==> flow/design.v <==
module ControlUnit(
  input  [5:0] io_opcode,
  output       io_output0,
  output       io_output1,
  output       io_output2,
  output       io_output3,
  output       io_output4,
  output       io_output5
);
  assign io_output0 = io_opcode[0];
  assign io_output1 = io_opcode[1];
  assign io_output2 = io_opcode[2];
  assign io_output3 = io_opcode[3];
  assign io_output4 = io_opcode[4];
  assign io_output5 = io_opcode[5];
endmodule
module ALU(
  input  [5:0]  io_sel,
  input  [31:0] io_oper1,
  input  [31:0] io_oper2,
  output reg        io_comparisonResult,
  output reg [31:0] io_result
);
  wire [63:0] product = io_oper1 * io_oper2;
  always @(*) begin
    io_result = 32'h0;
    io_comparisonResult = 1'b0;
    case (io_sel)
      6'b010000: io_result = io_oper1 + io_oper2;           
      6'b010001: io_result = io_oper1 + io_oper2;           
      6'b010010: io_result = io_oper1 - io_oper2;           
      6'b100000: io_result = product[31:0];                 
      6'b000100: io_comparisonResult = 1'b1;                
      6'b000101: io_comparisonResult = io_oper1 == io_oper2;  
      6'b000110: io_comparisonResult = io_oper1 < io_oper2;   
      6'b001000: io_result = io_oper2;                      
      6'b001001: io_result = io_oper1;                      
      6'b001010: io_result = io_oper1;                      
      default: ;
    endcase
  end
endmodule
module RegisterFile(
  input         clock,
  input  [4:0]  io_aSel,
  input  [4:0]  io_bSel,
  input  [31:0] io_writeData,
  input  [4:0]  io_writeSel,
  input         io_writeEnable,
  output [31:0] io_a,
  output [31:0] io_b
);
  reg [31:0] regs [0:31];
  always @(posedge clock) begin
    if (io_writeEnable) begin
      regs[io_writeSel] <= io_writeData;
    end
  end
  assign io_a = regs[io_aSel];
  assign io_b = regs[io_bSel];
endmodule
module ProgramCounter(
  input         clock,
  input         reset,
  input         io_stop,
  input         io_jump,
  input         io_run,
  input  [15:0] io_programCounterJump,
  output [15:0] io_programCounter
);
  reg  [15:0] countReg;
  wire [15:0] adderOutput = countReg + 16'h1;
  wire        stopped = io_stop | ~io_run;
  assign io_programCounter = countReg;
  always @(posedge clock) begin
    if (reset) begin
      countReg <= 16'h0;
    end else if (!stopped) begin
      if (io_jump) begin
        countReg <= io_programCounterJump;
      end else begin
        countReg <= adderOutput;
      end
    end
  end
endmodule
module CPUTop(
  input         clock,
  input         reset,
  input         run,
  output        done,
  output [15:0] imem_addr,
  input  [31:0] imem_rdata,
  output [15:0] dmem_addr,
  input  [31:0] dmem_rdata,
  output        dmem_we,
  output [31:0] dmem_wdata
);
  wire [15:0] pc;
  wire [31:0] instruction = imem_rdata;
  wire [5:0]  opcode = instruction[31:26];
  wire [15:0] data = instruction[15:0];
  wire cu0, cu1, cu2, cu3, cu4, cu5;
  wire [31:0] regA, regB, aluResult;
  wire        cmp;
  wire isSD  = opcode == 6'b001001;
  wire isLD  = opcode == 6'b001010;
  wire isEND = opcode == 6'b111111;
  wire isImm = (opcode == 6'b010000) | (opcode == 6'b001000);
  ControlUnit controlUnit(
    .io_opcode(opcode),
    .io_output0(cu0), .io_output1(cu1), .io_output2(cu2),
    .io_output3(cu3), .io_output4(cu4), .io_output5(cu5)
  );
  wire swapSel = cu2 | isSD;
  wire [4:0] aSel = swapSel ? instruction[25:21] : instruction[20:16];
  wire [4:0] bSel = swapSel ? instruction[20:16] : instruction[15:11];
  wire active = run & ~reset;
  wire regWE = active & (isLD | ((cu5 | cu4 | cu3) & ~isSD & ~isEND));
  wire [31:0] regWD = (isSD | isLD) ? dmem_rdata : aluResult;
  RegisterFile registerFile(
    .clock(clock),
    .io_aSel(aSel), .io_bSel(bSel),
    .io_writeData(regWD), .io_writeSel(instruction[25:21]),
    .io_writeEnable(regWE),
    .io_a(regA), .io_b(regB)
  );
  ALU alu(
    .io_sel(opcode),
    .io_oper1(regA),
    .io_oper2(isImm ? {16'h0, data} : regB),
    .io_comparisonResult(cmp),
    .io_result(aluResult)
  );
  ProgramCounter programCounter(
    .clock(clock), .reset(reset),
    .io_stop(isEND),
    .io_jump(cu2 & cmp),
    .io_run(run),
    .io_programCounterJump(data),
    .io_programCounter(pc)
  );
  assign imem_addr  = pc;
  assign dmem_addr  = isLD ? regA[15:0] : regB[15:0];
  assign dmem_we    = active & isSD;
  assign dmem_wdata = aluResult;
  assign done       = ~run | isEND;
endmodule
==> flow/run.sh <==
#!/bin/bash
# the make line also repeats each setting of config.mk as NAME=value (left out here)
make -C /OpenROAD-flow-scripts/flow DESIGN_CONFIG=/design/flow/config.mk WORK_HOME=/design/flow/orfs CLKGATE_MAP_FILE= finish
==> flow/config.mk <==
export PLATFORM = sky130hd
export DESIGN_NAME = CPUTop
export DESIGN_NICKNAME = CPUTop
export VERILOG_FILES = /design/flow/design.v
export SDC_FILE = /design/flow/constraint.sdc
export NUM_CORES = 4
export LEC_CHECK = 0
export CAP_MARGIN = 20
export CELL_PAD_IN_SITES_DETAIL_PLACEMENT = 2
export CORE_ASPECT_RATIO = 1.34
export CORE_MARGIN = 2
export CORE_UTILIZATION = 40
export CTS_CLUSTER_SIZE = 59
export GPL_TIMING_DRIVEN = 1
export HOLD_SLACK_MARGIN = 0.04
export MAX_ROUTING_LAYER = met5
export PLACE_DENSITY_LB_ADDON = 0.12
export SLEW_MARGIN = 20
==> flow/constraint.sdc <==
create_clock -name core_clock -period 17.3 [get_ports {clock}]
set_input_delay 3.4600 -clock core_clock [delete_from_list [all_inputs] [get_ports {clock}]]
set_output_delay 3.4600 -clock core_clock [all_outputs]
set_load 0.01 [all_outputs]
==> results of run 1 <==
[final cells by class]
cell class,count,share of cell area (%)
multi-input cells,5121,42.25
flip-flops and latches,1040,34.21
repair buffers,1300,14.03
well taps,2353,3.241
clock buffers,112,2.922
inverters,532,2.256
clock inverters,83,1.000
diodes,32,0.08816
[through the flow]
stage / hold WS (ns) / setup slack, ns / utilization, %
after detailed placement: 0.4908 / -1.998 / 46.63
after global placement: 0.4877 / -1.811 / 46.63
final: 0.4959 / -0.5431 / 51.08
after CTS: 0.4989 / 0.0001528 / 49.90
after global routing: 0.5310 / -0.6471 / 51.04
after floorplan: 0.5117 / 0.4591 / -
[repair_timing]
item	CTS	global route
gates cloned	8	5
setup endpoints to repair	18	13
pin swaps	83	110
resized	369	300
setup buffers	59	70
[metal layers]
metal  share of wire (%)  vias up
met5               0.088        -
met4                  13       47
met3                  12     3228
met2                  44     7289
met1                  31    37610
li1                    -    27370
==> impl_metrics.json, run 1 <==
{
  "antenna_found_initial": 54,
  "crit_top_cell": "buf_4",
  "min_from": "programCounter.countReg[15]",
  "synthTopCellsByArea": "edfxtp_1 (43%), fa_1 (11%), nand2_1 (8.4%), ha_1 (3.3%), mux2i_1 (2.8%)",
  "syn-num-nets": 7864,
  "synth.distinct_cells": 103,
  "r2r_cells": 44,
  "ys_sh_aoi_pct": 12.44,
  "ys_ff": 1040,
  "start_kind": "input port",
  "drc": 0,
  "chipArea_sq_um": 182500,
  "cp.depth": 47,
  "synthXorXnorAreaFrac_pct": 1.099,
  "fp.coreArea_sq_um": 177800,
  "ys_cells": 7199,
  "avgViaCountPerCell": 7.145,
  "warning_count": 59,
  "fmax_ghz": 0.05604,
  "clockBufferDepth": 3,
  "holdPathStages": 2,
  "insertion_delay_ns": 0.79,
  "reg2reg_to": "registerFile.regs[23][31]",
  "slew_headroom_pct": 11.63,
  "die_h_um": 493.9,
  "cts_buffers": 103,
  "synth-edff-count": 1024,
  "cts_tree": "yes",
  "endpoint": "dmem_wdata[30]",
  "use_met3_pct": 13.15,
  "seq_area_sq_um": 31070,
  "dieWidth_um": 369.6,
  "clock-root-buffer": "clkbuf_16",
  "grt_use_met2_pct": 75.59,
  "gp_congestion": 1.055,
  "min_path_type": "flip-flop to flip-flop",
  "via_count": 75540,
  "ys_sh_adder_pct": 14.74,
  "rows": 179,
  "comb_area_sq_um": 38380,
  "hold_buffers": 0,
  "postLayoutCellArea_sq_um": 90830,
  "fin_ws_ns": -0.5431,
  "first_pass_iters": 9,
  "dpl.hpwl_um": 303300,
  "status": "failed layout checks",
  "boundaryPins": 133,
  "fin_skew_ns": 0.05183,
  "ff_type": "edfxtp_1",
  "postSynthCellCount": 7199,
  "wire_per_inst_um": 45.76,
  "violatedChecks": "setup timing",
  "grt.met1_usage_pct": 51.75,
  "common_cells": "nand2_1 (1603), edfxtp_1 (1024), inv_1 (511)",
  "yosysMostFrequentCell": "nand2_1",
  "io_buffers": 132,
  "dp.cells": 10210,
  "dpl_cell_area_sq_um": 82920,
  "cpMaxStageDelayCell": "o22ai_4",
  "reg2reg_slack_ns": 6.82,
  "avgSynthCellArea_sq_um": 9.951,
  "overflow": 0,
  "grt_setup_unrepaired": "true",
  "routed_wirelength_um": 483800,
  "setup_tns_ns": -4.825,
  "synth_seq_share_pct": 43.37,
  "slew_viol_final": 0,
  "floorplan.core_util_pct": 40.28,
  "synthArstFlopShare_pct": 0,
  "crit_start": "imem_rdata[31]",
  "simple_gate_share_pct": 18.06,
  "synth_top_cell_by_area": "edfxtp_1",
  "h-tree-depth": 3,
  "syn_area_sq_um": 71640,
  "grt_pass1_vias": 76930,
  "ys_warn_count": 3,
  "end_kind": "primary output",
  "crit_family": "adder cells",
  "min_period_over_period_pct": 103.1,
  "drtAntennaViolNets": 0,
  "nets": 8763,
  "path_max_fanout": 11,
  "cts.clk_slew.worst_paths_ns": 0.06,
  "ys_area_sq_um": 71640,
  "min_to": "programCounter.countReg[15]",
  "cts_sinks": 1040,
  "cp.arrival_ns": 14.38,
  "area_growth_pct": 26.79,
  "worst_pin_slew_ns": 1.326,
  "yosys-mux-area-fraction_pct": 3.780,
  "finalCriticalPeriod_ns": 17.84,
  "top_logic_kind": "simple AND/OR/NAND/NOR gates",
  "worstSetupPathType": "input port to primary output",
  "grtUsageTotal_pct": 47.91,
  "slowest_delay_ns": 0.59,
  "fillers": 17860,
  "gr-max-usage-layer": "met2",
  "hold_violations": 0,
  "stdcell_count": 10570,
  "rr_startpoint": "registerFile.regs[24][3]",
  "grt_first_pass_wirelength_um": 610900,
  "post-synth-top-area-fraction_pct": 42.92,
  "required_ns": 13.84,
  "grt_max_degree": 56,
  "maxCapViolCount": 0,
  "drt_first_iter_violations": 11520,
  "setup_violations": 14,
  "path_buffers": 18
}
==> inputs of run 2 (changes only) <==
- ABC_AREA: not set -> 1
- CELL_PAD_IN_SITES_DETAIL_PLACEMENT: 2 -> not set
- CORE_ASPECT_RATIO: 1.34 -> not set
- CORE_UTILIZATION: 40 -> 72
- CTS_CLUSTER_DIAMETER: not set -> 362
- CTS_CLUSTER_SIZE: 59 -> 100
- GPL_TIMING_DRIVEN: 1 -> not set
- HOLD_SLACK_MARGIN: 0.04 -> not set
- MAX_ROUTING_LAYER: met5 -> not set
- PLACE_DENSITY_LB_ADDON: 0.12 -> not set
- TNS_END_PERCENT: not set -> 10
- clock period: 17.3 -> 10.4 ns (I/O delays scaled with it)
==> impl_metrics.json, run 2 <==
{
  "status": "aborted with a tool error",
  "ys_area_sq_um": 73100,
  "yosysMostFrequentCell": "nand2_1",
  "ys_warn_count": 3,
  "tool.error": "[ERROR GRT-0232] Routing congestion too high. Check the congestion heatmap in the GUI.",
  "synth.distinct_cells": 58,
  "io_buffers": 132,
  "clock-root-buffer": "clkbuf_16",
  "ys_sh_adder_pct": 14.45,
  "grtUsageTotal_pct": 91.10,
  "post-synth-top-area-fraction_pct": 42.06,
  "synthXorXnorAreaFrac_pct": 0.4313,
  "postSynthCellCount": 8662,
  "h-tree-depth": 1,
  "synth_top_cell_by_area": "edfxtp_1",
  "overflow": 1031,
  "ys_ff": 1040,
  "ff_type": "edfxtp_1",
  "top_logic_kind": "simple AND/OR/NAND/NOR gates",
  "rows": 116,
  "floorplan.core_util_pct": 72.79,
  "avgSynthCellArea_sq_um": 8.440,
  "yosys-mux-area-fraction_pct": 0,
  "simple_gate_share_pct": 30.50,
  "synth_seq_share_pct": 42.50,
  "synthTopCellsByArea": "edfxtp_1 (42%), nand2_1 (14%), nand3_1 (14%), fa_1 (11%), inv_1 (3.7%)",
  "fp.coreArea_sq_um": 100400,
  "dpl.hpwl_um": 209600,
  "gp_congestion": 1.214,
  "common_cells": "nand2_1 (2662), nand3_1 (1975), edfxtp_1 (1024)",
  "syn_area_sq_um": 73100,
  "dieWidth_um": 322.6,
  "die_h_um": 322.6,
  "synth-edff-count": 1024,
  "cts_sinks": 1040,
  "ys_sh_aoi_pct": 3.916,
  "cts_buffers": 14,
  "synthArstFlopShare_pct": 0,
  "syn-num-nets": 9327,
  "clockBufferDepth": 3,
  "boundaryPins": 133,
  "hold_buffers": 0,
  "chipArea_sq_um": 104100,
  "ys_cells": 8662,
  "flow.stopped_at": "global routing"
}
## run 2: routing by layer
layer / track usage [%] / overflow
met2: 99.01 / 475
met3: 84.99 / 107
met1: 90.03 / 71
met4: 90.99 / 364
met5: 71.53 / 14
## run 2: per-stage QoR
step	TNS (ns)	worst slack [ns]	hold slack [ns]	cells	cell area, sq um
4_1_cts	-108.14	-2.459	0.5385	10970	90790
3_5_place_dp	-1127.96	-3.832	0.5103	10640	83040
3_3_place_gp	-1000.97	-3.758	0.5035	10640	83040
2_1_floorplan	-17.00	-1.323	0.5184	8662	73970
## run 2: repair_timing
action,in CTS
setup buffers,250
gates resized,1035
endpoints found under the setup margin,701
cloned,62
pin swaps,248
==> inputs of run 3 (changes only) <==
- ABC_AREA: 1 -> not set
- CORE_UTILIZATION: 72 -> 70
- CTS_CLUSTER_DIAMETER: 362 -> not set
- CTS_CLUSTER_SIZE: 100 -> 57
- PLACE_DENSITY_LB_ADDON: not set -> 0.01
- SETUP_SLACK_MARGIN: not set -> 0.25
- TNS_END_PERCENT: 10 -> not set
- clock period: 10.4 -> 13.6 ns (I/O delays scaled with it)
==> impl_metrics.json, run 3 <==
{
  "tool.error": "[ERROR GRT-0232] Routing congestion too high. Check the congestion heatmap in the GUI.",
  "cts_buffers": 105,
  "synth.distinct_cells": 103,
  "flow.stopped_at": "global routing",
  "dpl.hpwl_um": 218900,
  "dp.cells": 9258,
  "io_buffers": 132,
  "synthArstFlopShare_pct": 0,
  "cts_sinks": 1040,
  "yosys-mux-area-fraction_pct": 3.780,
  "floorplan.core_util_pct": 70.51,
  "synthXorXnorAreaFrac_pct": 1.099,
  "status": "aborted with a tool error",
  "h-tree-depth": 3,
  "ys_ff": 1040,
  "rows": 117,
  "ys_sh_adder_pct": 14.74,
  "simple_gate_share_pct": 18.06,
  "ys_warn_count": 3,
  "ys_cells": 7199,
  "die_h_um": 323.9,
  "dpl_cell_area_sq_um": 82670,
  "boundaryPins": 133,
  "syn-num-nets": 7864,
  "dieWidth_um": 323.9,
  "overflow": 8,
  "ff_type": "edfxtp_1",
  "clock-root-buffer": "clkbuf_16",
  "ys_sh_aoi_pct": 12.44,
  "ys_area_sq_um": 71640,
  "yosysMostFrequentCell": "nand2_1",
  "top_logic_kind": "simple AND/OR/NAND/NOR gates",
  "post-synth-top-area-fraction_pct": 42.92,
  "clockBufferDepth": 3,
  "synth_seq_share_pct": 43.37,
  "chipArea_sq_um": 104900,
  "fp.coreArea_sq_um": 101600,
  "synth-edff-count": 1024,
  "gp_congestion": 1.133,
  "avgSynthCellArea_sq_um": 9.951,
  "postSynthCellCount": 7199,
  "grtUsageTotal_pct": 81.30,
  "synthTopCellsByArea": "edfxtp_1 (43%), fa_1 (11%), nand2_1 (8.4%), ha_1 (3.3%), mux2i_1 (2.8%)",
  "syn_area_sq_um": 71640,
  "hold_buffers": 0,
  "common_cells": "nand2_1 (1603), edfxtp_1 (1024), inv_1 (511)",
  "synth_top_cell_by_area": "edfxtp_1"
}
[run 3: through the flow]
step	util, %	setup TNS [ns]	setup WS, ns	hold slack (ns)
floorplan	-	-4.383	-0.8962	0.5117
global placement	81.36	-42.67	-2.507	0.4844
detailed placement	81.37	-47.09	-2.638	0.5236
CTS	88.28	-19.87	-1.516	0.5307
[run 3: metal layers]
metal | GRT usage [%] | GRT overflow
met4 | 76.98 | 2
met1 | 80.98 | 0
met2 | 92.32 | 6
met3 | 74.15 | 0
met5 | 49.58 | 0
[run 3: repair_timing]
| action | 4_1_cts |
|---|---|
| setup endpoints to repair | 26 |
| pin swaps | 183 |
| gates resized | 530 |
| buffers inserted | 116 |
| cloned | 20 |
==> inputs of run 4 (changes only) <==
- CELL_PAD_IN_SITES_GLOBAL_PLACEMENT: not set -> 2
- CORE_UTILIZATION: 70 -> 48
- CTS_CLUSTER_DIAMETER: not set -> 369
- CTS_CLUSTER_SIZE: 57 -> not set
- GPL_ROUTABILITY_DRIVEN: not set -> 1
- GPL_TIMING_DRIVEN: not set -> 0
- MIN_ROUTING_LAYER: not set -> met2
- PLACE_DENSITY_LB_ADDON: 0.01 -> 0.28
- SETUP_SLACK_MARGIN: 0.25 -> not set
- clock period: 13.6 -> 28.0 ns (I/O delays scaled with it)
==> impl_metrics.json, run 4 <==
{
  "dieWidth_um": 390.3,
  "h-tree-depth": 3,
  "synthXorXnorAreaFrac_pct": 1.099,
  "die_h_um": 390.3,
  "top_logic_kind": "simple AND/OR/NAND/NOR gates",
  "ys_area_sq_um": 71640,
  "chipArea_sq_um": 152400,
  "status": "aborted with a tool error",
  "gp_congestion": 1.396,
  "cts_setup_buffers": 0,
  "yosysMostFrequentCell": "nand2_1",
  "ys_cells": 7199,
  "tool.error": "[ERROR GRT-0116] Global routing finished with congestion. Check the congestion regions in the DRC Viewer.",
  "fp.coreArea_sq_um": 148000,
  "boundaryPins": 133,
  "post-synth-top-area-fraction_pct": 42.92,
  "ys_warn_count": 3,
  "dp.cells": 9402,
  "rows": 141,
  "avgSynthCellArea_sq_um": 9.951,
  "cts_buffers": 110,
  "ys_sh_aoi_pct": 12.44,
  "clockBufferDepth": 3,
  "synth-edff-count": 1024,
  "cts_sinks": 1040,
  "ys_sh_adder_pct": 14.74,
  "synthArstFlopShare_pct": 0,
  "ff_type": "edfxtp_1",
  "simple_gate_share_pct": 18.06,
  "synthTopCellsByArea": "edfxtp_1 (43%), fa_1 (11%), nand2_1 (8.4%), ha_1 (3.3%), mux2i_1 (2.8%)",
  "floorplan.core_util_pct": 48.40,
  "syn_area_sq_um": 71640,
  "postSynthCellCount": 7199,
  "common_cells": "nand2_1 (1603), edfxtp_1 (1024), inv_1 (511)",
  "hold_buffers": 0,
  "ys_ff": 1040,
  "overflow": 4516,
  "io_buffers": 125,
  "synth_top_cell_by_area": "edfxtp_1",
  "syn-num-nets": 7864,
  "yosys-mux-area-fraction_pct": 3.780,
  "flow.stopped_at": "global routing",
  "grtUsageTotal_pct": 94.73,
  "synth.distinct_cells": 103,
  "clock-root-buffer": "clkbuf_16",
  "cts_resized": 0,
  "dpl.hpwl_um": 319700,
  "synth_seq_share_pct": 43.37
}
==> run 4: metal layers <==
| layer | global-route usage (%) | overflow |
|---|---|---|
| met1 | - | - |
| met2 | 93.71 | 941 |
| met3 | 101.8 | 2613 |
| met4 | 86.35 | 598 |
| met5 | 89.57 | 364 |
==> run 4: metrics by stage <==
| stage | hold slack (ns) | worst slack, ns | util (%) | instance area [sq um] |
|---|---|---|---|---|
| after floorplan | 0.5117 | 6.879 | - | 71640 |
| after global placement | 0.4833 | 0.5265 | 50.87 | 75300 |
| after detailed placement | 0.4873 | 0.9173 | 53.44 | 79100 |
| after CTS | 0.4996 | 0.8834 | 55.73 | 82480 |
==> inputs of run 5 (changes only) <==
- CELL_PAD_IN_SITES_GLOBAL_PLACEMENT: 2 -> not set
- CORE_UTILIZATION: 48 -> 40
- CTS_CLUSTER_DIAMETER: 369 -> not set
- GPL_ROUTABILITY_DRIVEN: 1 -> not set
- GPL_TIMING_DRIVEN: 0 -> not set
- MIN_ROUTING_LAYER: met2 -> not set
- PLACE_DENSITY_LB_ADDON: 0.28 -> not set
- clock period: 28.0 -> 26.1 ns (I/O delays scaled with it)
==> impl_metrics.json, run 5 <==
{
  "status": "finished clean",
  "min_to": "programCounter.countReg[15]",
  "die_h_um": 427.2,
  "comb_area_sq_um": 36550,
  "crit_family": "AND-OR/OR-AND gates",
  "ys_cells": 7199,
  "fin_skew_ns": 0.03536,
  "fp.coreArea_sq_um": 178200,
  "fillers": 16610,
  "h-tree-depth": 3,
  "simple_gate_share_pct": 18.06,
  "clockBufferDepth": 3,
  "worst_pin_slew_ns": 1.239,
  "grt_max_degree": 164,
  "cpMaxStageDelayCell": "a21o_2",
  "yosysMostFrequentCell": "nand2_1",
  "postSynthCellCount": 7199,
  "grt_setup_unrepaired": "false",
  "maxCapViolCount": 0,
  "reg2reg_slack_ns": 14.15,
  "slowest_delay_ns": 0.89,
  "cts.clk_slew.worst_paths_ns": 0.06,
  "seq_area_sq_um": 31070,
  "post-route-util_pct": 44.74,
  "synth_seq_share_pct": 43.37,
  "rows": 155,
  "clock-root-buffer": "clkbuf_16",
  "dpl.hpwl_um": 204300,
  "required_ns": 20.88,
  "syn-num-nets": 7864,
  "start_kind": "input port",
  "syn_area_sq_um": 71640,
  "worstSetupPathType": "input port to primary output",
  "endpoint": "dmem_wdata[30]",
  "routed_wirelength_um": 314300,
  "first_pass_iters": 9,
  "finalCriticalPeriod_ns": 24.76,
  "chipArea_sq_um": 182500,
  "drc": 0,
  "cp.depth": 33,
  "floorplan.core_util_pct": 40.19,
  "reg2reg_to": "registerFile.regs[23][30]",
  "cts_setup_buffers": 0,
  "synth.distinct_cells": 103,
  "gp_congestion": 0.9996,
  "setup_tns_ns": 0,
  "grt_first_pass_wirelength_um": 440800,
  "drt_first_iter_violations": 10490,
  "cp.arrival_ns": 19.54,
  "cts_buffers": 111,
  "min_period_over_period_pct": 94.86,
  "wire_per_inst_um": 32.60,
  "synthTopCellsByArea": "edfxtp_1 (43%), fa_1 (11%), nand2_1 (8.4%), ha_1 (3.3%), mux2i_1 (2.8%)",
  "overflow": 0,
  "nets": 7849,
  "end_kind": "primary output",
  "path_max_fanout": 145,
  "cts_sinks": 1040,
  "ys_sh_adder_pct": 14.74,
  "r2r_cells": 34,
  "grt_pass1_vias": 59350,
  "synth_top_cell_by_area": "edfxtp_1",
  "ys_area_sq_um": 71640,
  "hold_buffers": 0,
  "crit_top_cell": "fa_1",
  "area_growth_pct": 11.31,
  "synthArstFlopShare_pct": 0,
  "ys_ff": 1040,
  "slew_headroom_pct": 17.37,
  "slew_viol_final": 0,
  "setup_violations": 0,
  "crit_start": "imem_rdata[31]",
  "ys_warn_count": 3,
  "warning_count": 76,
  "io_buffers": 132,
  "ff_type": "edfxtp_1",
  "fmax_ghz": 0.04039,
  "synthXorXnorAreaFrac_pct": 1.099,
  "ys_sh_aoi_pct": 12.44,
  "top_logic_kind": "simple AND/OR/NAND/NOR gates",
  "synth-edff-count": 1024,
  "cts_tree": "yes",
  "hold_violations": 0,
  "common_cells": "nand2_1 (1603), edfxtp_1 (1024), inv_1 (511)",
  "grtUsageTotal_pct": 33.72,
  "dieWidth_um": 427.2,
  "cts_resized": 0,
  "antenna_found_initial": 19,
  "rr_startpoint": "registerFile.regs[5][4]",
  "via_count": 62610,
  "avgSynthCellArea_sq_um": 9.951,
  "min_path_type": "flip-flop to flip-flop",
  "avgViaCountPerCell": 6.493,
  "post-synth-top-area-fraction_pct": 42.92,
  "insertion_delay_ns": 0.76,
  "yosys-mux-area-fraction_pct": 3.780,
  "boundaryPins": 133,
  "min_from": "programCounter.countReg[15]",
  "holdPathStages": 2,
  "path_buffers": 6,
  "drtAntennaViolNets": 0
}
## run 5: layer usage
| layer | global-route usage (%) | wire, um | share of wire [%] | vias up |
|---|---|---|---|---|
| li1 | - | - | - | 25520 |
| met1 | 43.71 | 113400 | 36 | 30860 |
| met2 | 49.21 | 132700 | 42 | 5087 |
| met3 | 8.593 | 42410 | 13 | 1121 |
| met4 | 23.62 | 25730 | 8.2 | 16 |
| met5 | 0 | 109 | 0.035 | - |
## run 5: area by class of cell
type,count,area share (%)
Tap cell,2355,3.695
Clock buffer,124,3.571
Sequential cell,1040,38.97
Antenna cell,8,0.02511
Clock inverter,84,1.191
Timing Repair Buffer,379,4.205
Multi-Input combinational cell,5120,45.84
Inverter,532,2.504
## run 5: stage by stage
| step | area, sq um | hold WS, ns | setup WS [ns] | cells |
|---|---|---|---|---|
| final | 79740 | 0.5198 | 1.340 | 9642 |
| after global routing | 79720 | 0.5664 | 0.8637 | 9636 |
| after CTS | 79700 | 0.5178 | 1.533 | 9633 |
| after detailed placement | 75900 | 0.5047 | 1.548 | 9425 |
| after global placement | 75850 | 0.4820 | 1.607 | 9423 |
| after floorplan | 71640 | 0.5117 | 5.739 | 7199 |
==> inputs of run 6 (changes only) <==
- CORE_UTILIZATION: 40 -> 70
- CTS_CLUSTER_SIZE: not set -> 57
- PLACE_DENSITY_LB_ADDON: not set -> 0.0
- SETUP_SLACK_MARGIN: not set -> 0.25
- clock period: 26.1 -> 13.4 ns (I/O delays scaled with it)
==> impl_metrics.json, run 6 <==
{
  "postSynthCellCount": 7199,
  "floorplan.core_util_pct": 70.51,
  "common_cells": "nand2_1 (1603), edfxtp_1 (1024), inv_1 (511)",
  "grtUsageTotal_pct": 87.54,
  "avgSynthCellArea_sq_um": 9.951,
  "h-tree-depth": 3,
  "hold_buffers": 0,
  "flow.stopped_at": "global routing",
  "yosysMostFrequentCell": "nand2_1",
  "gp_congestion": 1.110,
  "cts_sinks": 1040,
  "io_buffers": 132,
  "ys_sh_aoi_pct": 12.44,
  "clockBufferDepth": 3,
  "post-synth-top-area-fraction_pct": 42.92,
  "simple_gate_share_pct": 18.06,
  "ys_sh_adder_pct": 14.74,
  "synth_seq_share_pct": 43.37,
  "synthXorXnorAreaFrac_pct": 1.099,
  "ff_type": "edfxtp_1",
  "top_logic_kind": "simple AND/OR/NAND/NOR gates",
  "fp.coreArea_sq_um": 101600,
  "synth.distinct_cells": 103,
  "synth-edff-count": 1024,
  "synthArstFlopShare_pct": 0,
  "dieWidth_um": 323.9,
  "clock-root-buffer": "clkbuf_16",
  "yosys-mux-area-fraction_pct": 3.780,
  "rows": 117,
  "dpl.hpwl_um": 223700,
  "syn-num-nets": 7864,
  "ys_warn_count": 3,
  "boundaryPins": 133,
  "cts_buffers": 103,
  "dpl_cell_area_sq_um": 82560,
  "ys_area_sq_um": 71640,
  "chipArea_sq_um": 104900,
  "synthTopCellsByArea": "edfxtp_1 (43%), fa_1 (11%), nand2_1 (8.4%), ha_1 (3.3%), mux2i_1 (2.8%)",
  "die_h_um": 323.9,
  "overflow": 655,
  "status": "aborted with a tool error",
  "ys_cells": 7199,
  "ys_ff": 1040,
  "syn_area_sq_um": 71640,
  "tool.error": "[ERROR GRT-0232] Routing congestion too high. Check the congestion heatmap in the GUI.",
  "synth_top_cell_by_area": "edfxtp_1"
}
run 6: what timing repair did:
| item | CTS |
|---|---|
| gates resized | 609 |
| cloned | 20 |
| setup buffers | 155 |
| endpoints found under the setup margin | 26 |
| hold endpoints to repair | 0 |
| pin swaps | 142 |
run 6: metrics by stage:
step	setup slack (ns)	instances	hold slack, ns
3_3_place_gp	-2.663	9270	0.4790
4_1_cts	-1.565	9628	0.5203
2_1_floorplan	-1.016	7199	0.5117
3_5_place_dp	-2.882	9270	0.5124
run 6: per-layer routing:
metal	overflow	GRT usage (%)
met5	8	57.08
met4	239	89.43
met3	46	78.70
met2	323	96.98
met1	39	87.10
==> inputs of run 7 (changes only) <==
- ABC_AREA: not set -> 1
- CORE_UTILIZATION: 70 -> 72
- CTS_CLUSTER_DIAMETER: not set -> 167
- CTS_CLUSTER_SIZE: 57 -> 99
- PLACE_DENSITY: not set -> 0.37
- PLACE_DENSITY_LB_ADDON: 0.0 -> not set
- SETUP_SLACK_MARGIN: 0.25 -> not set
- TNS_END_PERCENT: not set -> 10
- clock period: 13.4 -> 7.33 ns (I/O delays scaled with it)
==> impl_metrics.json, run 7 <==
{
  "synthTopCellsByArea": "edfxtp_1 (42%), nand2_1 (14%), nand3_1 (14%), fa_1 (11%), inv_1 (3.7%)",
  "die_h_um": 322.6,
  "h-tree-depth": 1,
  "status": "aborted with a tool error",
  "pre_cts_ws_ns": -5.825,
  "clockBufferDepth": 3,
  "synthArstFlopShare_pct": 0,
  "ff_type": "edfxtp_1",
  "io_buffers": 132,
  "ys_cells": 8662,
  "grtUsageTotal_pct": 83.53,
  "chipArea_sq_um": 104100,
  "cts_buffers": 14,
  "ys_warn_count": 3,
  "cts_sinks": 1040,
  "ys_sh_aoi_pct": 3.916,
  "overflow": 308,
  "dpl_cell_area_sq_um": 84890,
  "synth_seq_share_pct": 42.50,
  "fp.coreArea_sq_um": 100400,
  "syn_area_sq_um": 73100,
  "ys_sh_adder_pct": 14.45,
  "avgSynthCellArea_sq_um": 8.440,
  "common_cells": "nand2_1 (2662), nand3_1 (1975), edfxtp_1 (1024)",
  "synth.distinct_cells": 58,
  "synthXorXnorAreaFrac_pct": 0.4313,
  "ys_area_sq_um": 73100,
  "simple_gate_share_pct": 30.50,
  "top_logic_kind": "simple AND/OR/NAND/NOR gates",
  "rows": 116,
  "synth-edff-count": 1024,
  "yosys-mux-area-fraction_pct": 0,
  "hold_buffers": 0,
  "synth_top_cell_by_area": "edfxtp_1",
  "clock-root-buffer": "clkbuf_16",
  "tool.error": "[ERROR GRT-0232] Routing congestion too high. Check the congestion heatmap in the GUI.",
  "syn-num-nets": 9327,
  "yosysMostFrequentCell": "nand2_1",
  "flow.stopped_at": "global routing",
  "floorplan.core_util_pct": 72.79,
  "gp_congestion": 1.157,
  "boundaryPins": 133,
  "postSynthCellCount": 8662,
  "post-synth-top-area-fraction_pct": 42.06,
  "dpl.hpwl_um": 209800,
  "dieWidth_um": 322.6,
  "ys_ff": 1040
}
run 7: repair_timing:
action                     4_1_cts
pin swaps                      180
resized                        842
hold endpoints to repair         0
setup endpoints to repair      944
setup buffers                  215
gates cloned                    67
run 7: through the flow:
stage	utilization [%]	instances	hold slack, ns	setup TNS [ns]
2_1_floorplan	-	8662	0.5184	-1461.02
3_3_place_gp	84.52	10810	0.4972	-3159.61
3_5_place_dp	84.52	10810	0.5109	-3340.12
4_1_cts	91.40	11110	0.5384	-1827.30
run 7: routing by layer:
| metal | global-route usage (%) | overflow |
|---|---|---|
| met1 | 83.43 | 16 |
| met2 | 94.84 | 140 |
| met3 | 74.89 | 17 |
| met4 | 80.38 | 130 |
| met5 | 52.87 | 5 |
==> inputs of run 8 (changes only) <==
- ABC_AREA: 1 -> not set
- CELL_PAD_IN_SITES_DETAIL_PLACEMENT: not set -> 2
- CORE_ASPECT_RATIO: not set -> 1.34
- CORE_MARGIN: 2 -> 8
- CORE_UTILIZATION: 72 -> 40
- CTS_CLUSTER_DIAMETER: 167 -> not set
- CTS_CLUSTER_SIZE: 99 -> 59
- GPL_TIMING_DRIVEN: not set -> 1
- HOLD_SLACK_MARGIN: not set -> 0.23
- MAX_ROUTING_LAYER: not set -> met5
- MIN_ROUTING_LAYER: not set -> met2
- PLACE_DENSITY: 0.37 -> not set
- PLACE_DENSITY_LB_ADDON: not set -> 0.12
- SETUP_SLACK_MARGIN: not set -> 1.68
- TNS_END_PERCENT: 10 -> 25
- clock period: 7.33 -> 13.3 ns (I/O delays scaled with it)
==> impl_metrics.json, run 8 <==
{
  "dieWidth_um": 381.6,
  "clock-root-buffer": "clkbuf_16",
  "avgSynthCellArea_sq_um": 9.951,
  "rows": 180,
  "gp_congestion": 1.148,
  "overflow": 1,
  "cts_buffers": 101,
  "top_logic_kind": "simple AND/OR/NAND/NOR gates",
  "boundaryPins": 133,
  "synth.distinct_cells": 103,
  "postSynthCellCount": 7199,
  "ys_sh_aoi_pct": 12.44,
  "h-tree-depth": 3,
  "post-synth-top-area-fraction_pct": 42.92,
  "ys_warn_count": 3,
  "grtUsageTotal_pct": 71.97,
  "fp.coreArea_sq_um": 178800,
  "synthXorXnorAreaFrac_pct": 1.099,
  "synth_seq_share_pct": 43.37,
  "synth_top_cell_by_area": "edfxtp_1",
  "synthTopCellsByArea": "edfxtp_1 (43%), fa_1 (11%), nand2_1 (8.4%), ha_1 (3.3%), mux2i_1 (2.8%)",
  "io_buffers": 132,
  "ys_area_sq_um": 71640,
  "floorplan.core_util_pct": 40.06,
  "ys_cells": 7199,
  "synthArstFlopShare_pct": 0,
  "ff_type": "edfxtp_1",
  "chipArea_sq_um": 193000,
  "tool.error": "[ERROR GRT-0232] Routing congestion too high. Check the congestion heatmap in the GUI.",
  "clockBufferDepth": 3,
  "yosysMostFrequentCell": "nand2_1",
  "common_cells": "nand2_1 (1603), edfxtp_1 (1024), inv_1 (511)",
  "simple_gate_share_pct": 18.06,
  "die_h_um": 505.9,
  "cts_sinks": 1040,
  "dp.cells": 10430,
  "ys_ff": 1040,
  "flow.stopped_at": "global routing",
  "pre_cts_ws_ns": -3.526,
  "ys_sh_adder_pct": 14.74,
  "yosys-mux-area-fraction_pct": 3.780,
  "syn_area_sq_um": 71640,
  "status": "aborted with a tool error",
  "synth-edff-count": 1024,
  "dpl.hpwl_um": 313800,
  "syn-num-nets": 7864
}
==> run 8: metrics by stage <==
stage	setup TNS, ns	hold slack [ns]	instance area [sq um]	utilization, %
4_1_cts	-26.25	0.5414	94270	52.72
3_5_place_dp	-309.75	0.5052	85970	48.08
3_3_place_gp	-240.31	0.4912	85970	48.08
2_1_floorplan	-6.060	0.5117	72810	-
==> run 8: what timing repair did <==
item / 4_1_cts
pin swaps: 186
resized: 741
hold buffers: 0
buffers inserted: 195
gates cloned: 17
endpoints found under the setup margin: 766
==> run 8: routing by layer <==
metal  track usage, %  overflow
met1                -         -
met5            49.07         0
met2            78.19         0
met4            57.93         1
met3            75.71         0
==> inputs of run 9 (changes only) <==
- CELL_PAD_IN_SITES_DETAIL_PLACEMENT: 2 -> not set
- CORE_ASPECT_RATIO: 1.34 -> not set
- CORE_MARGIN: 8 -> 2
- CTS_CLUSTER_SIZE: 59 -> not set
- GPL_TIMING_DRIVEN: 1 -> not set
- HOLD_SLACK_MARGIN: 0.23 -> not set
- MAX_ROUTING_LAYER: met5 -> not set
- MIN_ROUTING_LAYER: met2 -> not set
- PLACE_DENSITY_LB_ADDON: 0.12 -> not set
- SETUP_SLACK_MARGIN: 1.68 -> not set
- TNS_END_PERCENT: 25 -> not set
- clock period: 13.3 -> 17.5 ns (I/O delays scaled with it)
==> impl_metrics.json, run 9 <==
{
  "avgViaCountPerCell": 6.273,
  "start_kind": "input port",
  "gr-max-usage-layer": "met2",
  "crit_family": "adder cells",
  "use_met3_pct": 8.109,
  "hold_slack_ns": 0.5166,
  "grtUsageTotal_pct": 35.59,
  "simple_gate_share_pct": 18.06,
  "pre_cts_ws_ns": -1.240,
  "path_buffers": 19,
  "cts.clk_slew.worst_paths_ns": 0.06,
  "yosysMostFrequentCell": "nand2_1",
  "ys_sh_adder_pct": 14.74,
  "h-tree-depth": 3,
  "syn-num-nets": 7864,
  "grt_pass1_vias": 62920,
  "reg2reg_to": "registerFile.regs[3][30]",
  "fp.coreArea_sq_um": 178200,
  "cp.arrival_ns": 13.73,
  "min_to": "programCounter.countReg[0]",
  "post-synth-top-area-fraction_pct": 42.92,
  "slew_headroom_pct": 16.45,
  "synth_top_cell_by_area": "edfxtp_1",
  "yosys-mux-area-fraction_pct": 3.780,
  "setup_tns_ns": 0,
  "synth.distinct_cells": 103,
  "grt_use_met2_pct": 54.49,
  "clock-root-buffer": "clkbuf_16",
  "crit_top_cell": "fa_1",
  "dpl.hpwl_um": 234000,
  "cpMaxStageDelayCell": "fa_1",
  "slowest_delay_ns": 0.52,
  "holdPathStages": 2,
  "dieWidth_um": 427.2,
  "fin_ws_ns": 0.2671,
  "cts_buffers": 109,
  "insertion_delay_ns": 0.76,
  "synth_seq_share_pct": 43.37,
  "fin_skew_ns": 0.04100,
  "first_pass_iters": 6,
  "worst_pin_slew_ns": 1.250,
  "postSynthCellCount": 7199,
  "gp_congestion": 0.9941,
  "synthArstFlopShare_pct": 0,
  "boundaryPins": 133,
  "clockBufferDepth": 3,
  "crit_start": "imem_rdata[30]",
  "ys_sh_aoi_pct": 12.44,
  "synth-edff-count": 1024,
  "rr_startpoint": "registerFile.regs[17][7]",
  "cp.depth": 45,
  "reg2reg_slack_ns": 7.60,
  "ys_ff": 1040,
  "fmax_ghz": 0.05803,
  "avgSynthCellArea_sq_um": 9.951,
  "cts_sinks": 1040,
  "routed_wirelength_um": 334500,
  "ys_warn_count": 3,
  "slew_viol_final": 0,
  "drt_first_iter_violations": 10610,
  "path_max_fanout": 15,
  "chipArea_sq_um": 182500,
  "min_from": "programCounter.countReg[0]",
  "grt.met1_usage_pct": 45.40,
  "hold_buffers": 0,
  "area_growth_pct": 23.97,
  "drtAntennaViolNets": 0,
  "wire_per_inst_um": 31.89,
  "ys_area_sq_um": 71640,
  "hold_violations": 0,
  "overflow": 0,
  "nets": 8709,
  "rows": 155,
  "required_ns": 14.00,
  "common_cells": "nand2_1 (1603), edfxtp_1 (1024), inv_1 (511)",
  "warning_count": 59,
  "ys_cells": 7199,
  "finalCriticalPeriod_ns": 17.23,
  "min_period_over_period_pct": 98.47,
  "status": "finished clean",
  "maxCapViolCount": 0,
  "floorplan.core_util_pct": 40.19,
  "setup_violations": 0,
  "cts_tree": "yes",
  "top_logic_kind": "simple AND/OR/NAND/NOR gates",
  "io_buffers": 132,
  "die_h_um": 427.2,
  "grt_max_degree": 58,
  "worstSetupPathType": "input port to primary output",
  "drc": 0,
  "ff_type": "edfxtp_1",
  "synthXorXnorAreaFrac_pct": 1.099,
  "syn_area_sq_um": 71640,
  "grt_first_pass_wirelength_um": 463500,
  "synthTopCellsByArea": "edfxtp_1 (43%), fa_1 (11%), nand2_1 (8.4%), ha_1 (3.3%), mux2i_1 (2.8%)",
  "endpoint": "dmem_wdata[30]",
  "antenna_found_initial": 14,
  "r2r_cells": 38,
  "via_count": 65790,
  "end_kind": "primary output",
  "min_path_type": "flip-flop to flip-flop"
}
-- run 9: metal layers --
| layer | wire length [um] | vias up |
|---|---|---|
| met4 | 26020 | 12 |
| met3 | 40000 | 1124 |
| met2 | 146000 | 5005 |
| met5 | 80 | - |
| met1 | 122300 | 32420 |
| li1 | - | 27230 |
-- run 9: layout make-up --
type	count	area, sq um
flip-flops and latches	1040	31070
repair buffers	1236	11870
clock buffers	138	2900
multi-input cells	5125	37400
well taps	2355	2947
diodes	3	7.507
inverters	532	2028
fillers	16010	89420
clock inverters	59	574.3
-- run 9: stage by stage --
stage	std cells	cell area (sq um)	utilization [%]
2_1_floorplan	7199	71640	-
3_3_place_gp	10190	82870	46.50
3_5_place_dp	10200	82920	46.52
4_1_cts	10430	87300	48.98
5_1_grt	10490	88800	49.82
6_report	10490	88800	49.83
-- run 9: timing repair --
item / CTS / global route
pin swaps: 24 / 75
endpoints found under the setup margin: 11 / 10
setup buffers: 29 / 46
resized: 110 / 214
cloned: 8 / 8
==> inputs of run 10 (changes only) <==
- CORE_ASPECT_RATIO: not set -> 1.79
- SETUP_SLACK_MARGIN: not set -> -0.72
- TNS_END_PERCENT: not set -> 35
==> impl_metrics.json, run 10 <==
{
  "crit_top_cell": "fa_1",
  "nets": 8688,
  "path_buffers": 14,
  "slew_headroom_pct": 16.96,
  "cts_buffers": 90,
  "overflow": 0,
  "cts_sinks": 1040,
  "syn-num-nets": 7864,
  "wl_met1_um": 117700,
  "grt_max_degree": 72,
  "cp.arrival_ns": 14.67,
  "ys_sh_aoi_pct": 12.44,
  "via_count": 66690,
  "fin_skew_ns": 0.04384,
  "required_ns": 14.00,
  "dieWidth_um": 320.3,
  "reg2reg_to": "registerFile.regs[16][31]",
  "simple_gate_share_pct": 18.06,
  "fin_ws_ns": -0.6750,
  "top_logic_kind": "simple AND/OR/NAND/NOR gates",
  "cp.depth": 43,
  "ys_warn_count": 3,
  "fmax_ghz": 0.05502,
  "reg2reg_slack_ns": 7.10,
  "rr_startpoint": "registerFile.regs[27][25]",
  "hold_slack_ns": 0.5273,
  "slew_viol_final": 0,
  "synthArstFlopShare_pct": 0,
  "finalCriticalPeriod_ns": 18.17,
  "dpl.hpwl_um": 275100,
  "crit_start": "imem_rdata[26]",
  "gp_congestion": 1.109,
  "cts.clk_slew.worst_paths_ns": 0.07,
  "status": "failed layout checks",
  "insertion_delay_ns": 0.74,
  "setup_violations": 10,
  "synthXorXnorAreaFrac_pct": 1.099,
  "postSynthCellCount": 7199,
  "grt_setup_unrepaired": "true",
  "min_period_over_period_pct": 103.9,
  "rows": 207,
  "yosys-mux-area-fraction_pct": 3.780,
  "floorplan.core_util_pct": 40.32,
  "grt_pass1_vias": 66080,
  "ys_cells": 7199,
  "violatedChecks": "setup timing",
  "r2r_cells": 34,
  "ys_ff": 1040,
  "routed_wirelength_um": 375600,
  "highest_layer": "met5",
  "holdPathStages": 2,
  "synth_top_cell_by_area": "edfxtp_1",
  "grt_first_pass_wirelength_um": 509400,
  "io_buffers": 132,
  "min_from": "programCounter.countReg[15]",
  "ys_area_sq_um": 71640,
  "start_kind": "input port",
  "setup_tns_ns": -2.662,
  "path_max_fanout": 33,
  "cts_tree": "yes",
  "worstSetupPathType": "input port to primary output",
  "fp.coreArea_sq_um": 177700,
  "yosysMostFrequentCell": "nand2_1",
  "endpoint": "dmem_wdata[31]",
  "first_pass_iters": 12,
  "avgSynthCellArea_sq_um": 9.951,
  "cpMaxStageDelayCell": "clkdlybuf4s50_1",
  "wl_met2_um": 177000,
  "chipArea_sq_um": 182600,
  "dpl_cell_area_sq_um": 83940,
  "grtUsageTotal_pct": 40.27,
  "antenna_found_initial": 24,
  "clock-root-buffer": "clkbuf_16",
  "slowest_delay_ns": 0.55,
  "ys_sh_adder_pct": 14.74,
  "ff_type": "edfxtp_1",
  "synth-edff-count": 1024,
  "common_cells": "nand2_1 (1603), edfxtp_1 (1024), inv_1 (511)",
  "postLayoutCellArea_sq_um": 87500,
  "maxCapViolCount": 0,
  "wl_met3_um": 34750,
  "die_h_um": 570.2,
  "synth.distinct_cells": 103,
  "drc": 0,
  "avgViaCountPerCell": 6.407,
  "post-route-util_pct": 49.25,
  "min_path_type": "flip-flop to flip-flop",
  "wire_per_inst_um": 36.08,
  "worst_pin_slew_ns": 1.246,
  "min_to": "programCounter.countReg[15]",
  "boundaryPins": 133,
  "drt_first_iter_violations": 9242,
  "end_kind": "primary output",
  "crit_family": "adder cells",
  "clockBufferDepth": 3,
  "drtAntennaViolNets": 0,
  "area_growth_pct": 22.15,
  "post-synth-top-area-fraction_pct": 42.92,
  "synthTopCellsByArea": "edfxtp_1 (43%), fa_1 (11%), nand2_1 (8.4%), ha_1 (3.3%), mux2i_1 (2.8%)",
  "h-tree-depth": 3,
  "syn_area_sq_um": 71640,
  "hold_violations": 0,
  "hold_buffers": 0,
  "synth_seq_share_pct": 43.37,
  "warning_count": 60
}
==> run 10: per-stage QoR <==
stage | cells | setup WS (ns)
2_1_floorplan | 7199 | 0.5791
3_3_place_gp | 10220 | -1.319
3_5_place_dp | 10220 | -1.391
4_1_cts | 10380 | -0.7571
5_1_grt | 10400 | -0.9732
6_report | 10410 | -0.6750
==> run 10: what timing repair did <==
item / 4_1_cts / 5_1_grt
pin swaps: 4 / 11
endpoints found under the hold margin: 0 / 0
buffers inserted: 5 / 14
setup endpoints to repair: 6 / 6
gates cloned: 0 / 3
gates resized: 30 / 45
==> run 10: final cells by class <==
| cell class | count | area [sq um] |
|---|---|---|
| Antenna cell | 16 | 40.04 |
| Clock buffer | 101 | 2293 |
| Clock inverter | 62 | 783.3 |
| Fill cell | 16190 | 90170 |
| Inverter | 532 | 2007 |
| Multi-Input combinational cell | 5120 | 36840 |
| Sequential cell | 1040 | 31070 |
| Tap cell | 2299 | 2877 |
| Timing Repair Buffer | 1239 | 11590 |
==> run 10: per-layer routing <==
layer	GRT usage (%)	vias up
met3	8.119	1727
met1	41.71	32950
met4	39.82	12
met2	67.12	4816
met5	0	-
li1	-	27190
==> inputs of run 11 (changes only) <==
- CORE_ASPECT_RATIO: 1.79 -> not set
- CTS_CLUSTER_SIZE: not set -> 59
- GPL_TIMING_DRIVEN: not set -> 0
- MAX_ROUTING_LAYER: not set -> met4
- SETUP_SLACK_MARGIN: -0.72 -> not set
- TNS_END_PERCENT: 35 -> not set
==> impl_metrics.json, run 11 <==
{
  "status": "failed layout checks",
  "violatedChecks": "setup timing",
  "ys_ff": 1040,
  "grt_first_pass_wirelength_um": 633200,
  "dp.cells": 9836,
  "floorplan.core_util_pct": 40.19,
  "antenna_found_initial": 58,
  "cpMaxStageDelayCell": "fa_1",
  "h-tree-depth": 3,
  "area_growth_pct": 30.88,
  "overflow": 0,
  "required_ns": 14.00,
  "grt_pass1_vias": 68640,
  "fin_skew_ns": 0.05460,
  "dieWidth_um": 427.2,
  "first_pass_iters": 10,
  "cts_sinks": 1040,
  "synthTopCellsByArea": "edfxtp_1 (43%), fa_1 (11%), nand2_1 (8.4%), ha_1 (3.3%), mux2i_1 (2.8%)",
  "yosys-mux-area-fraction_pct": 3.780,
  "avgViaCountPerCell": 7.206,
  "rr_startpoint": "registerFile.regs[1][12]",
  "cp.depth": 39,
  "syn-num-nets": 7864,
  "gp_congestion": 1.108,
  "insertion_delay_ns": 0.87,
  "yosysMostFrequentCell": "nand2_1",
  "crit_family": "adder cells",
  "slowest_delay_ns": 0.64,
  "ff_type": "edfxtp_1",
  "reg2reg_to": "registerFile.regs[1][30]",
  "postLayoutCellArea_sq_um": 93760,
  "chipArea_sq_um": 182500,
  "grt_setup_unrepaired": "true",
  "hold_slack_ns": 0.5144,
  "synthXorXnorAreaFrac_pct": 1.099,
  "stdcell_count": 10480,
  "avgSynthCellArea_sq_um": 9.951,
  "synth_top_cell_by_area": "edfxtp_1",
  "ys_sh_aoi_pct": 12.44,
  "start_kind": "input port",
  "worstSetupPathType": "input port to primary output",
  "fin_ws_ns": -0.3659,
  "ys_warn_count": 3,
  "top_logic_kind": "simple AND/OR/NAND/NOR gates",
  "slew_headroom_pct": 13.52,
  "ys_area_sq_um": 71640,
  "grt_max_degree": 33,
  "fp.coreArea_sq_um": 178200,
  "drc": 0,
  "warning_count": 59,
  "reg2reg_slack_ns": 6.73,
  "worst_pin_slew_ns": 1.297,
  "nets": 8618,
  "synthArstFlopShare_pct": 0,
  "maxCapViolCount": 0,
  "min_to": "programCounter.countReg[0]",
  "post-synth-top-area-fraction_pct": 42.92,
  "setup_violations": 11,
  "min_from": "programCounter.countReg[0]",
  "comb_area_sq_um": 39030,
  "min_period_over_period_pct": 102.1,
  "die_h_um": 427.2,
  "synth-edff-count": 1024,
  "boundaryPins": 133,
  "synth.distinct_cells": 103,
  "hold_violations": 0,
  "drt_first_iter_violations": 15910,
  "routed_wirelength_um": 491900,
  "dpl_cell_area_sq_um": 79840,
  "via_count": 75510,
  "path_buffers": 13,
  "drtAntennaViolNets": 0,
  "r2r_cells": 38,
  "crit_start": "imem_rdata[29]",
  "min_path_type": "flip-flop to flip-flop",
  "simple_gate_share_pct": 18.06,
  "ys_cells": 7199,
  "synth_seq_share_pct": 43.37,
  "cts_tree": "yes",
  "cts.clk_slew.worst_paths_ns": 0.07,
  "seq_area_sq_um": 31070,
  "post-route-util_pct": 52.61,
  "crit_top_cell": "fa_1",
  "slew_viol_final": 0,
  "ys_sh_adder_pct": 14.74,
  "cts_buffers": 111,
  "rows": 155,
  "path_max_fanout": 10,
  "fillers": 15670,
  "postSynthCellCount": 7199,
  "fmax_ghz": 0.05597,
  "holdPathStages": 2,
  "wire_per_inst_um": 46.94,
  "cp.arrival_ns": 14.37,
  "common_cells": "nand2_1 (1603), edfxtp_1 (1024), inv_1 (511)",
  "finalCriticalPeriod_ns": 17.87,
  "io_buffers": 125,
  "syn_area_sq_um": 71640,
  "grtUsageTotal_pct": 54.27,
  "dpl.hpwl_um": 350000,
  "endpoint": "dmem_wdata[26]",
  "clock-root-buffer": "clkbuf_16",
  "end_kind": "primary output",
  "clockBufferDepth": 3
}
[run 11: layout make-up]
class / count / area share, %
diodes: 81 / 0.2162
repair buffers: 651 / 8.206
clock inverters: 75 / 0.8407
inverters: 532 / 2.261
multi-input cells: 5120 / 41.63
clock buffers: 128 / 3.076
well taps: 2355 / 3.143
flip-flops and latches: 1040 / 33.14
plain buffers: 497 / 7.488
[run 11: through the flow]
stage | setup slack [ns] | setup TNS (ns)
after floorplan | 0.5791 | 0
after global placement | -7.919 | -3208.53
after detailed placement | -5.451 | -553.62
after CTS | 0.005233 | 0
after global routing | -0.1933 | -0.9885
final | -0.3659 | -1.879
[run 11: layer usage]
layer	vias up	routed length, um	GRT usage [%]
met5	-	0	-
met4	0	65600	52.98
met3	3170	84700	30.38
met2	8422	188500	70.44
met1	36640	153000	56.44
li1	27280	-	-
[run 11: timing repair]
| item | 4_1_cts | 5_1_grt |
|---|---|---|
| hold buffers | 0 | 0 |
| pin swaps | 117 | 103 |
| endpoints found under the setup margin | 284 | 15 |
| buffers inserted | 265 | 105 |
| resized | 1531 | 273 |
| gates cloned | 0 | 1 |
| hold endpoints to repair | 0 | 0 |
==> inputs of run 12 (changes only) <==
- CORE_UTILIZATION: 40 -> 57
- CTS_CLUSTER_SIZE: 59 -> 55
- GPL_TIMING_DRIVEN: 0 -> not set
- MAX_ROUTING_LAYER: met4 -> not set
- clock period: 17.5 -> 11.4 ns (I/O delays scaled with it)
==> impl_metrics.json, run 12 <==
{
  "drt_first_iter_violations": 12120,
  "violatedChecks": "setup timing",
  "gp_congestion": 1.058,
  "drc": 0,
  "crit_family": "adder cells",
  "hold_violations": 0,
  "grt_setup_unrepaired": "true",
  "synthXorXnorAreaFrac_pct": 1.099,
  "ys_sh_adder_pct": 14.74,
  "worst_pin_slew_ns": 1.189,
  "reg2reg_slack_ns": 1.65,
  "slowest_delay_ns": 0.55,
  "die_h_um": 358.5,
  "min_from": "programCounter.countReg[15]",
  "overflow": 0,
  "post-route-util_pct": 74.82,
  "nets": 9046,
  "antenna_found_initial": 20,
  "grtUsageTotal_pct": 51.64,
  "slew_viol_final": 0,
  "ys_sh_aoi_pct": 12.44,
  "synth_seq_share_pct": 43.37,
  "path_max_fanout": 7,
  "endpoint": "dmem_wdata[31]",
  "yosys-mux-area-fraction_pct": 3.780,
  "syn-num-nets": 7864,
  "reg2reg_to": "registerFile.regs[4][29]",
  "min_period_over_period_pct": 124.7,
  "warning_count": 63,
  "ys_warn_count": 3,
  "cts_sinks": 1040,
  "avgViaCountPerCell": 6.917,
  "fp.coreArea_sq_um": 125200,
  "synth.distinct_cells": 103,
  "required_ns": 9.12,
  "ys_ff": 1040,
  "fmax_ghz": 0.07035,
  "grt_max_degree": 47,
  "cp.arrival_ns": 11.94,
  "r2r_cells": 41,
  "finalCriticalPeriod_ns": 14.22,
  "synthTopCellsByArea": "edfxtp_1 (43%), fa_1 (11%), nand2_1 (8.4%), ha_1 (3.3%), mux2i_1 (2.8%)",
  "clockBufferDepth": 3,
  "synth_top_cell_by_area": "edfxtp_1",
  "synthArstFlopShare_pct": 0,
  "routed_wirelength_um": 341900,
  "grt_pass1_vias": 66310,
  "maxCapViolCount": 0,
  "drtAntennaViolNets": 0,
  "crit_start": "imem_rdata[31]",
  "area_growth_pct": 30.81,
  "holdPathStages": 2,
  "end_kind": "primary output",
  "io_buffers": 132,
  "via_count": 70050,
  "first_pass_iters": 7,
  "grt_first_pass_wirelength_um": 468600,
  "dpl.hpwl_um": 229900,
  "ff_type": "edfxtp_1",
  "cpMaxStageDelayCell": "fa_2",
  "post-synth-top-area-fraction_pct": 42.92,
  "fin_skew_ns": 0.1209,
  "wire_per_inst_um": 33.76,
  "floorplan.core_util_pct": 57.20,
  "rr_startpoint": "registerFile.regs[8][2]",
  "start_kind": "input port",
  "rows": 130,
  "cts_tree": "yes",
  "ys_area_sq_um": 71640,
  "postSynthCellCount": 7199,
  "avgSynthCellArea_sq_um": 9.951,
  "worstSetupPathType": "input port to primary output",
  "dieWidth_um": 358.5,
  "cp.depth": 49,
  "common_cells": "nand2_1 (1603), edfxtp_1 (1024), inv_1 (511)",
  "boundaryPins": 133,
  "min_to": "programCounter.countReg[15]",
  "top_logic_kind": "simple AND/OR/NAND/NOR gates",
  "yosysMostFrequentCell": "nand2_1",
  "slew_headroom_pct": 20.56,
  "path_buffers": 19,
  "pre_cts_ws_ns": -4.073,
  "setup_tns_ns": -126.20,
  "cts_buffers": 108,
  "dpl_cell_area_sq_um": 84470,
  "synth-edff-count": 1024,
  "insertion_delay_ns": 0.81,
  "postLayoutCellArea_sq_um": 93710,
  "status": "failed layout checks",
  "h-tree-depth": 3,
  "cts.clk_slew.worst_paths_ns": 0.09,
  "fillers": 8616,
  "setup_violations": 384,
  "min_path_type": "flip-flop to flip-flop",
  "syn_area_sq_um": 71640,
  "fin_ws_ns": -2.815,
  "chipArea_sq_um": 128500,
  "clock-root-buffer": "clkbuf_16",
  "simple_gate_share_pct": 18.06,
  "ys_cells": 7199
}
## run 12: what timing repair did
item                                    in CTS  in global routing
pin swaps                                  152                182
cloned                                      22                 10
hold buffers                                 0                  0
gates resized                              526                336
setup buffers                              156                 95
endpoints found under the setup margin     637                476
## run 12: per-layer routing
metal  wire length (um)  up-vias  track usage, %
met5                168        -               0
met4              35900       18           42.16
met3              55030     1924           18.65
met2             140500     6666           73.91
met1             110300    33510           62.77
li1                   -    27930               -
## run 12: through the flow
stage          hold slack (ns)  cells
4_1_cts                 0.4978  10050
3_3_place_gp            0.4742   9680
6_report                0.5004  10130
2_1_floorplan           0.5117   7199
5_1_grt                 0.5436  10120
3_5_place_dp            0.4886   9681
## run 12: final cells by class
cell class              instances  area [sq um]  share of cell area [%]
well taps                    1650          2064                   2.203
multi-input cells            5125         39360                   42.01
inverters                     532          2063                   2.202
flip-flops and latches       1040         31070                   33.16
diodes                         10         25.02                 0.02670
repair buffers               1574         15630                   16.68
clock inverters                68         695.7                  0.7424
clock buffers                 128          2799                   2.987
==> inputs of run 13 (changes only) <==
- CELL_PAD_IN_SITES_GLOBAL_PLACEMENT: not set -> 3
- CORE_MARGIN: 2 -> 3
- CORE_UTILIZATION: 57 -> 35
- CTS_CLUSTER_SIZE: 55 -> not set
- GPL_TIMING_DRIVEN: not set -> 0
- MAX_ROUTING_LAYER: not set -> met4
- PLACE_DENSITY_LB_ADDON: not set -> 0.25
- SLEW_MARGIN: 20 -> 5
- clock period: 11.4 -> 12.9 ns (I/O delays scaled with it)
==> impl_metrics.json, run 13 <==
{
  "cpMaxStageDelayCell": "or4_1",
  "floorplan.core_util_pct": 35.30,
  "pre_cts_ws_ns": -6.610,
  "hold_slack_ns": 0.5193,
  "hold_buffers": 0,
  "ys_sh_aoi_pct": 12.44,
  "endpoint": "dmem_wdata[31]",
  "slew_viol_final": 0,
  "fp.coreArea_sq_um": 202900,
  "slew_headroom_pct": 4.871,
  "ys_warn_count": 3,
  "holdPathStages": 2,
  "crit_start": "imem_rdata[27]",
  "ff_type": "edfxtp_1",
  "min_to": "programCounter.countReg[15]",
  "grt_max_degree": 33,
  "insertion_delay_ns": 0.82,
  "chipArea_sq_um": 210100,
  "worstSetupPathType": "input port to primary output",
  "cp.arrival_ns": 13.14,
  "postSynthCellCount": 7199,
  "synthArstFlopShare_pct": 0,
  "min_period_over_period_pct": 121.8,
  "grt_setup_unrepaired": "true",
  "clock-root-buffer": "clkbuf_16",
  "finalCriticalPeriod_ns": 15.72,
  "rr_startpoint": "registerFile.regs[8][2]",
  "antenna_found_initial": 55,
  "hold_violations": 0,
  "avgViaCountPerCell": 6.744,
  "cts_tree": "yes",
  "fin_ws_ns": -2.815,
  "cp.depth": 33,
  "boundaryPins": 133,
  "maxCapViolCount": 0,
  "area_growth_pct": 36.40,
  "yosysMostFrequentCell": "nand2_1",
  "clockBufferDepth": 3,
  "fin_skew_ns": 0.03143,
  "synth.distinct_cells": 103,
  "violatedChecks": "setup timing",
  "grt_first_pass_wirelength_um": 666500,
  "r2r_cells": 36,
  "dpl.hpwl_um": 378000,
  "synthTopCellsByArea": "edfxtp_1 (43%), fa_1 (11%), nand2_1 (8.4%), ha_1 (3.3%), mux2i_1 (2.8%)",
  "via_count": 74050,
  "synthXorXnorAreaFrac_pct": 1.099,
  "rows": 165,
  "ys_cells": 7199,
  "crit_top_cell": "fa_1",
  "routed_wirelength_um": 525100,
  "io_buffers": 125,
  "drt_first_iter_violations": 12630,
  "min_path_type": "flip-flop to flip-flop",
  "warning_count": 61,
  "synth-edff-count": 1024,
  "fmax_ghz": 0.06363,
  "drc": 0,
  "path_buffers": 6,
  "slowest_delay_ns": 0.67,
  "min_from": "programCounter.countReg[15]",
  "post-synth-top-area-fraction_pct": 42.92,
  "worst_pin_slew_ns": 1.427,
  "ys_ff": 1040,
  "top_logic_kind": "simple AND/OR/NAND/NOR gates",
  "grtUsageTotal_pct": 49.63,
  "status": "failed layout checks",
  "cts_buffers": 114,
  "dieWidth_um": 458.4,
  "overflow": 0,
  "grt_pass1_vias": 68020,
  "crit_family": "adder cells",
  "synth_seq_share_pct": 43.37,
  "yosys-mux-area-fraction_pct": 3.780,
  "reg2reg_slack_ns": 2.72,
  "ys_area_sq_um": 71640,
  "cts.clk_slew.worst_paths_ns": 0.06,
  "gp_congestion": 1.038,
  "avgSynthCellArea_sq_um": 9.951,
  "path_max_fanout": 10,
  "start_kind": "input port",
  "ys_sh_adder_pct": 14.74,
  "required_ns": 10.32,
  "syn_area_sq_um": 71640,
  "first_pass_iters": 7,
  "wire_per_inst_um": 47.82,
  "end_kind": "primary output",
  "nets": 8818,
  "synth_top_cell_by_area": "edfxtp_1",
  "reg2reg_to": "registerFile.regs[7][30]",
  "setup_violations": 88,
  "syn-num-nets": 7864,
  "cts_sinks": 1040,
  "common_cells": "nand2_1 (1603), edfxtp_1 (1024), inv_1 (511)",
  "die_h_um": 458.4,
  "drtAntennaViolNets": 0,
  "simple_gate_share_pct": 18.06,
  "h-tree-depth": 3,
  "fillers": 18870
}
run 13: layout make-up:
type,instances,area (sq um),share of cell area (%)
tap,2672,3343,3.421
clock inverter,73,729.5,0.7465
antenna,58,145.1,0.1485
clock buffer,140,3013,3.083
buffer,498,7644,7.822
timing repair inverter,1,8.758,0.008963
timing repair buffer,846,9723,9.951
inverter,532,2156,2.206
sequential,1040,31070,31.80
multi-input combinational,5120,39880,40.82
run 13: routing by layer:
layer | share of wire [%] | vias to the layer above | GRT usage, %
li1 | - | 27660 | -
met1 | 33 | 36990 | 54.21
met2 | 41 | 7037 | 68.96
met3 | 14 | 2358 | 18.25
met4 | 13 | 0 | 47.82
met5 | 0 | - | -
run 13: what timing repair did:
item / CTS / global route
setup buffers: 328 / 206
cloned: 1 / 8
pin swaps: 121 / 145
resized: 1582 / 371
endpoints found under the setup margin: 864 / 172
run 13: stage by stage:
| step | TNS [ns] | std cells | area (sq um) | util (%) |
|---|---|---|---|---|
| after floorplan | -9.332 | 7199 | 72670 | - |
| after global placement | -5813.58 | 9996 | 77260 | 38.07 |
| after detailed placement | -2784.64 | 10180 | 81330 | 40.08 |
| after CTS | -44.05 | 10720 | 94260 | 46.45 |
| after global routing | -53.53 | 10960 | 97670 | 48.13 |
| final | -48.04 | 10980 | 97710 | 48.15 |
